==> wip/pepper <==
==> flow/design.v <==
module FIR_low_pass_filter(
	input clk,
	input rst,
	input [7:0]FIR_IN,
	output reg [16:0]FIR_OUT
);
reg[7:0] delay_pipeline1;
reg[7:0] delay_pipeline2;
reg[7:0] delay_pipeline3;
reg[7:0] delay_pipeline4;
reg[7:0] delay_pipeline5;
reg[7:0] delay_pipeline6;
reg[7:0] delay_pipeline7;
reg[7:0] delay_pipeline8;
reg[7:0] delay_pipeline9;
wire[7:0] coeff1 = 8'd7;	 
wire[7:0] coeff2 = 8'd5;
wire[7:0] coeff3 = 8'd51;
wire[7:0] coeff4 = 8'd135;
wire[7:0] coeff5 = 8'd179;
wire[7:0] coeff6 = 8'd135;
wire[7:0] coeff7 = 8'd51;
wire[7:0] coeff8 = 8'd5;
wire[7:0] coeff9 = 8'd7;
reg signed [16:0] multi_data1 ; 
reg signed [16:0] multi_data2 ;
reg signed [16:0] multi_data3 ;
reg signed [16:0] multi_data4 ;
reg signed [16:0] multi_data5 ;
reg signed [16:0] multi_data6 ;
reg signed [16:0] multi_data7 ;
reg signed [16:0] multi_data8 ;
reg signed [16:0] multi_data9 ;
always@(posedge clk or negedge rst)
if(!rst)
begin
	delay_pipeline1 <= 8'b0 ;
	delay_pipeline2 <= 8'b0 ;
	delay_pipeline3 <= 8'b0 ;
	delay_pipeline4 <= 8'b0 ;
	delay_pipeline5 <= 8'b0 ;
	delay_pipeline6 <= 8'b0 ;
	delay_pipeline7 <= 8'b0 ;
	delay_pipeline8 <= 8'b0 ;
	delay_pipeline9 <= 8'b0 ;
end
else
begin
	delay_pipeline1 <= FIR_IN;
	delay_pipeline2 <= delay_pipeline1 ;
	delay_pipeline3 <= delay_pipeline2 ;
	delay_pipeline4 <= delay_pipeline3 ;
	delay_pipeline5 <= delay_pipeline4 ;
	delay_pipeline6 <= delay_pipeline5 ;
	delay_pipeline7 <= delay_pipeline6 ;
	delay_pipeline8 <= delay_pipeline7 ;
	delay_pipeline9 <= delay_pipeline8 ;
end
always@(posedge clk or negedge rst)  
	if(!rst)
		multi_data1 <= 17'b0 ;
	else
		multi_data1 <= delay_pipeline1*coeff1 ;
always@(posedge clk or negedge rst)  
	if(!rst)
		multi_data2 <= 17'b0 ;
	else
		multi_data2 <= delay_pipeline2*coeff2 ;
always@(posedge clk or negedge rst)  
	if(!rst)
		multi_data3 <= 17'b0 ;
	else
		multi_data3 <= delay_pipeline3*coeff3 ;
always@(posedge clk or negedge rst)  
	if(!rst)
		multi_data4 <= 17'b0 ;
	else
		multi_data4 <= delay_pipeline4*coeff4 ;
always@(posedge clk or negedge rst)  
	if(!rst)
		multi_data5 <= 17'b0 ;
	else
		multi_data5 <= delay_pipeline5*coeff5 ;
always@(posedge clk or negedge rst)  
	if(!rst)
		multi_data6 <= 17'b0 ;
	else
		multi_data6 <= delay_pipeline6*coeff6 ;
always@(posedge clk or negedge rst)  
	if(!rst)
		multi_data7 <= 17'b0 ;
	else
		multi_data7 <= delay_pipeline7*coeff7 ;
always@(posedge clk or negedge rst)  
	if(!rst)
		multi_data8 <= 17'b0 ;
	else
		multi_data8 <= delay_pipeline8*coeff8 ;
always@(posedge clk or negedge rst)  
	if(!rst)
		multi_data9 <= 17'b0 ;
	else
		multi_data9 <= delay_pipeline9*coeff9 ;
always@(posedge clk or negedge rst)
	if(!rst)
		FIR_OUT <= 16'b0 ;
	else
		FIR_OUT <= multi_data1 + multi_data2 + multi_data3 + multi_data4 +multi_data5 + multi_data6 + multi_data7 + multi_data8 + multi_data9 ;
endmodule
==> flow/run.sh <==
#!/bin/bash
# the make line also repeats each setting of config.mk as NAME=value (left out here)
make -C /OpenROAD-flow-scripts/flow DESIGN_CONFIG=/design/flow/config.mk WORK_HOME=/design/flow/orfs CLKGATE_MAP_FILE= finish
==> flow/config.mk <==
export PLATFORM = sky130hd
export DESIGN_NAME = FIR_low_pass_filter
export DESIGN_NICKNAME = FIR_low_pass_filter
export VERILOG_FILES = /design/flow/design.v
export SDC_FILE = /design/flow/constraint.sdc
export NUM_CORES = 4
export LEC_CHECK = 0
export ABC_AREA = 1
export CAP_MARGIN = 20
export CORE_MARGIN = 2
export CORE_UTILIZATION = 72
export CTS_CLUSTER_DIAMETER = 206
export PLACE_DENSITY_LB_ADDON = 0.09
export SETUP_SLACK_MARGIN = -0.23
export SLEW_MARGIN = 20
==> flow/constraint.sdc <==
create_clock -name core_clock -period 3.25 [get_ports {clk}]
set_input_delay 0.6500 -clock core_clock [delete_from_list [all_inputs] [get_ports {clk}]]
set_output_delay 0.6500 -clock core_clock [all_outputs]
set_load 0.01 [all_outputs]
==> wip/violet (differences from wip/pepper) <==
- CORE_UTILIZATION: 72 -> 71
- CTS_CLUSTER_DIAMETER: 206 -> not set
- HOLD_SLACK_MARGIN: not set -> 0.3
- SETUP_SLACK_MARGIN: -0.23 -> not set
==> flow/constraint.sdc (replaced) <==
create_clock -name core_clock -period 3.92 [get_ports {clk}]
set_input_delay 0.7840 -clock core_clock [delete_from_list [all_inputs] [get_ports {clk}]]
set_output_delay 0.7840 -clock core_clock [all_outputs]
set_load 0.01 [all_outputs]
==> run_results.csv <==
group,metric,value,unit
outcome,status,"timing/DRC/antenna clean",
cells_and_area,area.growth.synth_to_final,9.55,%
floorplanning,die_width,151,um
critical_path,critical_path.reg2reg.startpoint,"multi_data8[2]",
placed_design,hpwlAfterDp,26300,um
detailed_routing,route.met2.wl,16700,um
critical_path,crit_path_frequent_cell,"fa_1",
cells_and_area,combAreaFraction,53.3,%
critical_path,reg2regPathDepth,15,
cells_and_area,postLayoutCellArea,16900,sq um
critical_path,critical_path.endpoint,"FIR_OUT[16]",
# the run above: wip/violet

==> run_results.csv <==
group,metric,value,unit
outcome,status,"complete, but fails checks",
outcome,failed_layout_checks,"setup timing",
critical_path,reg2regPathDepth,13,
placed_design,hpwlAfterDp,27400,um
sta,postLayoutSetupSlackWorst,-454,ps
cells_and_area,postLayoutCellArea,17600,sq um
sta,timing.final.setup_violations,22,
cells_and_area,area.growth.synth_to_final,14.2,%
# the run above: wip/pepper


========
==> v31 <==
RTL: the design.v shown in full above, as it stands there.
==> flow/config.mk <==
export PLATFORM = sky130hd
export DESIGN_NAME = FIR_low_pass_filter
export DESIGN_NICKNAME = FIR_low_pass_filter
export VERILOG_FILES = /design/flow/design.v
export SDC_FILE = /design/flow/constraint.sdc
export NUM_CORES = 4
export LEC_CHECK = 0
export ABC_AREA = 1
export CAP_MARGIN = 20
export CORE_MARGIN = 2
export CORE_UTILIZATION = 72
export PLACE_DENSITY_LB_ADDON = 0.2
export SETUP_SLACK_MARGIN = 0.37
export SLEW_MARGIN = 20
==> flow/constraint.sdc <==
create_clock -name core_clock -period 3.49 [get_ports {clk}]
set_input_delay 0.6980 -clock core_clock [delete_from_list [all_inputs] [get_ports {clk}]]
set_output_delay 0.6980 -clock core_clock [all_outputs]
set_load 0.01 [all_outputs]
run.sh (not shown) runs the stock make flow with config.mk's settings and CLKGATE_MAP_FILE=.
==> inputs of v22, as changes to v31 <==
--- a/flow/config.mk
+++ b/flow/config.mk
@@ -6,9 +6,9 @@
 export NUM_CORES = 4
 export LEC_CHECK = 0
-export ABC_AREA = 1
 export CAP_MARGIN = 20
 export CORE_MARGIN = 2
 export CORE_UTILIZATION = 72
-export PLACE_DENSITY_LB_ADDON = 0.2
-export SETUP_SLACK_MARGIN = 0.37
+export CTS_CLUSTER_SIZE = 32
+export PLACE_DENSITY = 0.35
+export SETUP_SLACK_MARGIN = 0.92
 export SLEW_MARGIN = 20
==> flow/constraint.sdc (replaced) <==
create_clock -name core_clock -period 3.05 [get_ports {clk}]
set_input_delay 0.6100 -clock core_clock [delete_from_list [all_inputs] [get_ports {clk}]]
set_output_delay 0.6100 -clock core_clock [all_outputs]
set_load 0.01 [all_outputs]
==> results <==
| metric | v31 | v22 |
|---|---|---|
| Share of the yosys chip area belonging to registers | 0.3224 | 0.3429 |
| Multiplexer share of the synthesized area | 0 | 0.0006893 |
| Area post-placement | 0.01649 sq mm | 0.01672 sq mm |
| Placeable Area | 0.02102 sq mm | 0.01965 sq mm |
| Xor and xnor area share after synthesis | 0.03346 | 0.05006 |
| Post-Syn Area | 0.01544 sq mm | 0.01452 sq mm |
| Post-synth cell types | 27 | 48 |
| Post-synthesis share of cell area spent on full adders, half adders and majority gates | 0.3881 | 0.4127 |
| Mean area per synthesized cell | 9.586 sq um | 11.48 sq um |
| Half-perimeter wire length after detailed placement | 28.71 mm | 26.39 mm |
| Chip area | 0.02264 sq mm | 0.02132 sq mm |
| Setup repair bufs after CTS | 7 | 45 |
| DP Worst Slack | -0.1693 ns | -1.124 ns |
| RD Place Congestion | 0.9156 | 0.9201 |
| Width of the die | 150.5 um | 146.0 um |
| Rows | 53 | 51 |
| Top cell area share | 0.3224 | 0.3429 |
| Chip area in the Yosys report | 0.01544 sq mm | 0.01452 sq mm |
| Die Y | 150.5 um | 146.0 um |
| Outcome | failed layout checks | did not finish |
| Failing step | - | 5_1_grt |
| Layout check failures | negative setup slack | - |
| Number of gates resized after CTS | 98 | 194 |
| Synthesized-area fraction occupied by ao, oa, aoi and oai cells | 0.03046 | 0.07772 |
| Synthesized netlist cell count | 1,611 | 1,265 |
| # Cells Yosys | 1,611 | 1,265 |
| Simple-gate area share of the yosys netlist | 0.1244 | 0.03602 |

========
==> 01-11: inputs <==
RTL: the design.v shown in full above, as it stands there.
==> flow/config.mk <==
export PLATFORM = sky130hd
export DESIGN_NAME = FIR_low_pass_filter
export DESIGN_NICKNAME = FIR_low_pass_filter
export VERILOG_FILES = /design/flow/design.v
export SDC_FILE = /design/flow/constraint.sdc
export NUM_CORES = 4
export LEC_CHECK = 0
export CAP_MARGIN = 20
export CORE_ASPECT_RATIO = 0.5
export CORE_MARGIN = 2
export CORE_UTILIZATION = 59
export PLACE_DENSITY = 0.79
export SLEW_MARGIN = 20
==> flow/constraint.sdc <==
create_clock -name core_clock -period 7.0 [get_ports {clk}]
set_input_delay 1.4000 -clock core_clock [delete_from_list [all_inputs] [get_ports {clk}]]
set_output_delay 1.4000 -clock core_clock [all_outputs]
set_load 0.01 [all_outputs]
==> 05-19: changes against 01-11 <==
Settings changed: ABC_AREA from default to 1, CORE_ASPECT_RATIO 0.5 to default, CORE_UTILIZATION 59 to 72, PLACE_DENSITY 0.79 to 0.35, SETUP_SLACK_MARGIN from default to 0.97.
==> flow/constraint.sdc (replaced) <==
create_clock -name core_clock -period 3.84 [get_ports {clk}]
set_input_delay 0.7680 -clock core_clock [delete_from_list [all_inputs] [get_ports {clk}]]
set_output_delay 0.7680 -clock core_clock [all_outputs]
set_load 0.01 [all_outputs]
==> 06-25: changes against 01-11 <==
Settings changed: CAP_MARGIN 20 to 5, CELL_PAD_IN_SITES_GLOBAL_PLACEMENT from default to 0, CORE_ASPECT_RATIO 0.5 to default, CORE_MARGIN 2 to 5, CORE_UTILIZATION 59 to 40, CTS_CLUSTER_DIAMETER from default to 304, CTS_CLUSTER_SIZE from default to 94, GPL_ROUTABILITY_DRIVEN from default to 1, GPL_TIMING_DRIVEN from default to 1, HOLD_SLACK_MARGIN from default to -0.08, MAX_ROUTING_LAYER from default to met5, PLACE_DENSITY 0.79 to default, SETUP_SLACK_MARGIN from default to 1.54, SLEW_MARGIN 20 to 10.
==> 03-06: changes against 01-11 <==
Settings changed: CORE_ASPECT_RATIO 0.5 to default, CORE_UTILIZATION 59 to 72, PLACE_DENSITY 0.79 to default, SETUP_SLACK_MARGIN from default to -0.23.
==> flow/constraint.sdc (replaced) <==
create_clock -name core_clock -period 3.49 [get_ports {clk}]
set_input_delay 0.6980 -clock core_clock [delete_from_list [all_inputs] [get_ports {clk}]]
set_output_delay 0.6980 -clock core_clock [all_outputs]
set_load 0.01 [all_outputs]
==> comparison <==
05-19 finished but failed the layout checks on setup timing. 01-11 passed the timing, design-rule and antenna checks. 06-25 produced a clean layout. 03-06 completed and failed the layout checks on setup timing.
Against 01-11, the utilization of 05-19 is higher by 25 points.
Between 05-19 and 03-06, the lower hold slack is in 03-06 (gap 0.068 ns).
Between 03-06 and 05-19, the lower area after synthesis is in 03-06 (gap about 6%, measured against 05-19).
==> figures <==
Outcome: 01-11 complete, no violations; 05-19 failed layout checks; 03-06 failed layout checks; 06-25 complete, no violations
Violated checks: 01-11 -; 05-19 setup timing; 03-06 setup timing; 06-25 -
Adder-cell share of the synthesized area: 01-11 41.27%; 05-19 38.81%; 03-06 41.27%; 06-25 41.27%
Hold Path Class: 01-11 reg -> reg; 05-19 in -> async; 03-06 in -> async; 06-25 reg -> reg
Yosys stat cell total: 01-11 1265; 05-19 1611; 03-06 1265; 06-25 1265
Fraction of the mapped netlist area in simple logic gates: 01-11 3.602%; 05-19 12.44%; 03-06 3.602%; 06-25 3.602%
Post-CTS clock slew at the launch and capture registers of the worst setup and hold paths: 01-11 0.08 ns; 05-19 0.08 ns; 03-06 0.08 ns; 06-25 0.07 ns
TNS Setup: 01-11 0 ns; 05-19 -0.4045 ns; 03-06 -6.679 ns; 06-25 0 ns
Routed wire length on met3: 01-11 1801 um; 05-19 5449 um; 03-06 1286 um; 06-25 726 um

========
==> run a <==
RTL: the design.v shown in full above, as it stands there.
clock: 4.02 ns
lec_check: 0
abc_area: 0
cap_margin: 30
cell_pad_in_sites_detail_placement: 1
cell_pad_in_sites_global_placement: 2
core_aspect_ratio: 1.92
core_margin: 9
core_utilization: 40
cts_cluster_diameter: 293
cts_cluster_size: 32
gpl_routability_driven: 1
hold_slack_margin: 0.09
max_routing_layer: met5
min_routing_layer: met2
place_density_lb_addon: 0.26
setup_slack_margin: 0.55
slew_margin: 40
tns_end_percent: 15
==> run b: changes against run a <==
==> flow/config.mk (replaced) <==
export PLATFORM = sky130hd
export DESIGN_NAME = FIR_low_pass_filter
export DESIGN_NICKNAME = FIR_low_pass_filter
export VERILOG_FILES = /design/flow/design.v
export SDC_FILE = /design/flow/constraint.sdc
export NUM_CORES = 4
export LEC_CHECK = 0
export CAP_MARGIN = 20
export CORE_MARGIN = 2
export CORE_UTILIZATION = 68
export SETUP_SLACK_MARGIN = 1.4
export SLEW_MARGIN = 20
==> flow/constraint.sdc (replaced) <==
create_clock -name core_clock -period 5.17 [get_ports {clk}]
set_input_delay 1.0340 -clock core_clock [delete_from_list [all_inputs] [get_ports {clk}]]
set_output_delay 1.0340 -clock core_clock [all_outputs]
set_load 0.01 [all_outputs]
==> impl_metrics.prom <==
# HELP chip_impl_metric Synthesis and place-and-route metrics
# TYPE chip_impl_metric gauge
chip_impl_info{name="check.faults",value="negative setup slack"} 1
chip_impl_metric{name="die_height",unit="um"} 282
chip_impl_metric{name="use_met1",unit="%"} 0
chip_impl_metric{name="postLayoutSetupSlackWorst",unit="ns"} -0.201
chip_impl_info{name="run_status",value="complete, but fails checks"} 1
chip_impl_metric{name="timing.final.setup_violations",unit=""} 9
chip_impl_metric{name="fraction_of_standard_cell_area_in_multi_input_logic",unit="%"} 52.7
Source of the figures above: run a

==> impl_metrics.prom <==
# HELP chip_impl_metric Synthesis and place-and-route metrics
# TYPE chip_impl_metric gauge
chip_impl_info{name="run_status",value="complete, no violations"} 1
chip_impl_metric{name="die_height",unit="um"} 150
chip_impl_info{name="worstSetupStartpoint",value="delay_pipeline4[0]$_DFF_PN0_"} 1
chip_impl_metric{name="use_met1",unit="%"} 39.4
chip_impl_metric{name="timing.final.setup_violations",unit=""} 0
Source of the figures above: run b


========
==> inputs of willow <==
// FIR_low_pass_filter: RTL as listed in full above, without the edits since
clock: 3.71 ns
lec_check: 0
abc_area: 1
cap_margin: 20
core_aspect_ratio: 1.19
core_margin: 2
core_utilization: 72
cts_cluster_diameter: 400
place_density_lb_addon: 0.01
slew_margin: 20
tns_end_percent: 50
==> onyx: changes against willow <==
- CORE_ASPECT_RATIO: 1.19 -> default
- CTS_CLUSTER_DIAMETER: 400 -> 206
- CTS_CLUSTER_SIZE: default -> 15
- PLACE_DENSITY_LB_ADDON: 0.01 -> 0.09
- TNS_END_PERCENT: 50 -> default
==> flow/constraint.sdc (replaced) <==
create_clock -name core_clock -period 3.19 [get_ports {clk}]
set_input_delay 0.6380 -clock core_clock [delete_from_list [all_inputs] [get_ports {clk}]]
set_output_delay 0.6380 -clock core_clock [all_outputs]
set_load 0.01 [all_outputs]
==> quartz: changes against willow <==
- ABC_AREA: 1 -> default
- CORE_ASPECT_RATIO: 1.19 -> default
- CORE_UTILIZATION: 72 -> 71
- CTS_CLUSTER_DIAMETER: 400 -> 372
- PLACE_DENSITY_LB_ADDON: 0.01 -> default
- TNS_END_PERCENT: 50 -> default
==> flow/constraint.sdc (replaced) <==
create_clock -name core_clock -period 11.1 [get_ports {clk}]
set_input_delay 2.2200 -clock core_clock [delete_from_list [all_inputs] [get_ports {clk}]]
set_output_delay 2.2200 -clock core_clock [all_outputs]
set_load 0.01 [all_outputs]
==> results <==
item                                                                 quartz           willow             onyx
Status                                              complete, no violations  failed layout checks  failed layout checks
Violated checks                                                           -     setup timing     setup timing
Antenna violations before repair                                          1                0                1
Top Metal Used                                                         met4             met4             met5
Clkbuf count                                                             17               19               20
Worst slack at placement                                            6585 ps        -159.8 ps        -570.0 ps
Data buffer area share                                               1.773%           3.009%           4.448%
Antenna diode count                                                       1                0                0
Yosys top cell area share                                            34.29%           32.24%           32.24%
Seq area share                                                       31.64%           29.00%           27.77%
Critical path required time                                        11410 ps          4040 ps          3590 ps
Post-route standard cell area excluding fillers                   15740 µm²        17170 µm²        17950 µm²
NumNets Final                                                          1710             2087             2120
Met1 GRT Util                                                        41.92%           38.37%           43.82%
Post-CTS Setup Bufs                                                       0                1                6
All-Layer GR Usage                                                   29.29%           32.72%           34.57%
Vias in the first global route                                         9238            11311            11725
Total routed wirelength                                            28430 µm         35460 µm         39320 µm
Smallest hold slack                                                407.3 ps         329.7 ps         246.9 ps
Die Y-Extent                                                       147.0 µm         163.8 µm         150.5 µm
Flop area                                                          4980 µm²         4980 µm²         4984 µm²
Number of cells on the critical path                                     17               14               15
Setup slack of the worst register-to-register path                  6590 ps           -90 ps          -810 ps
First-pass iteration count of the detailed router                         5                8                5
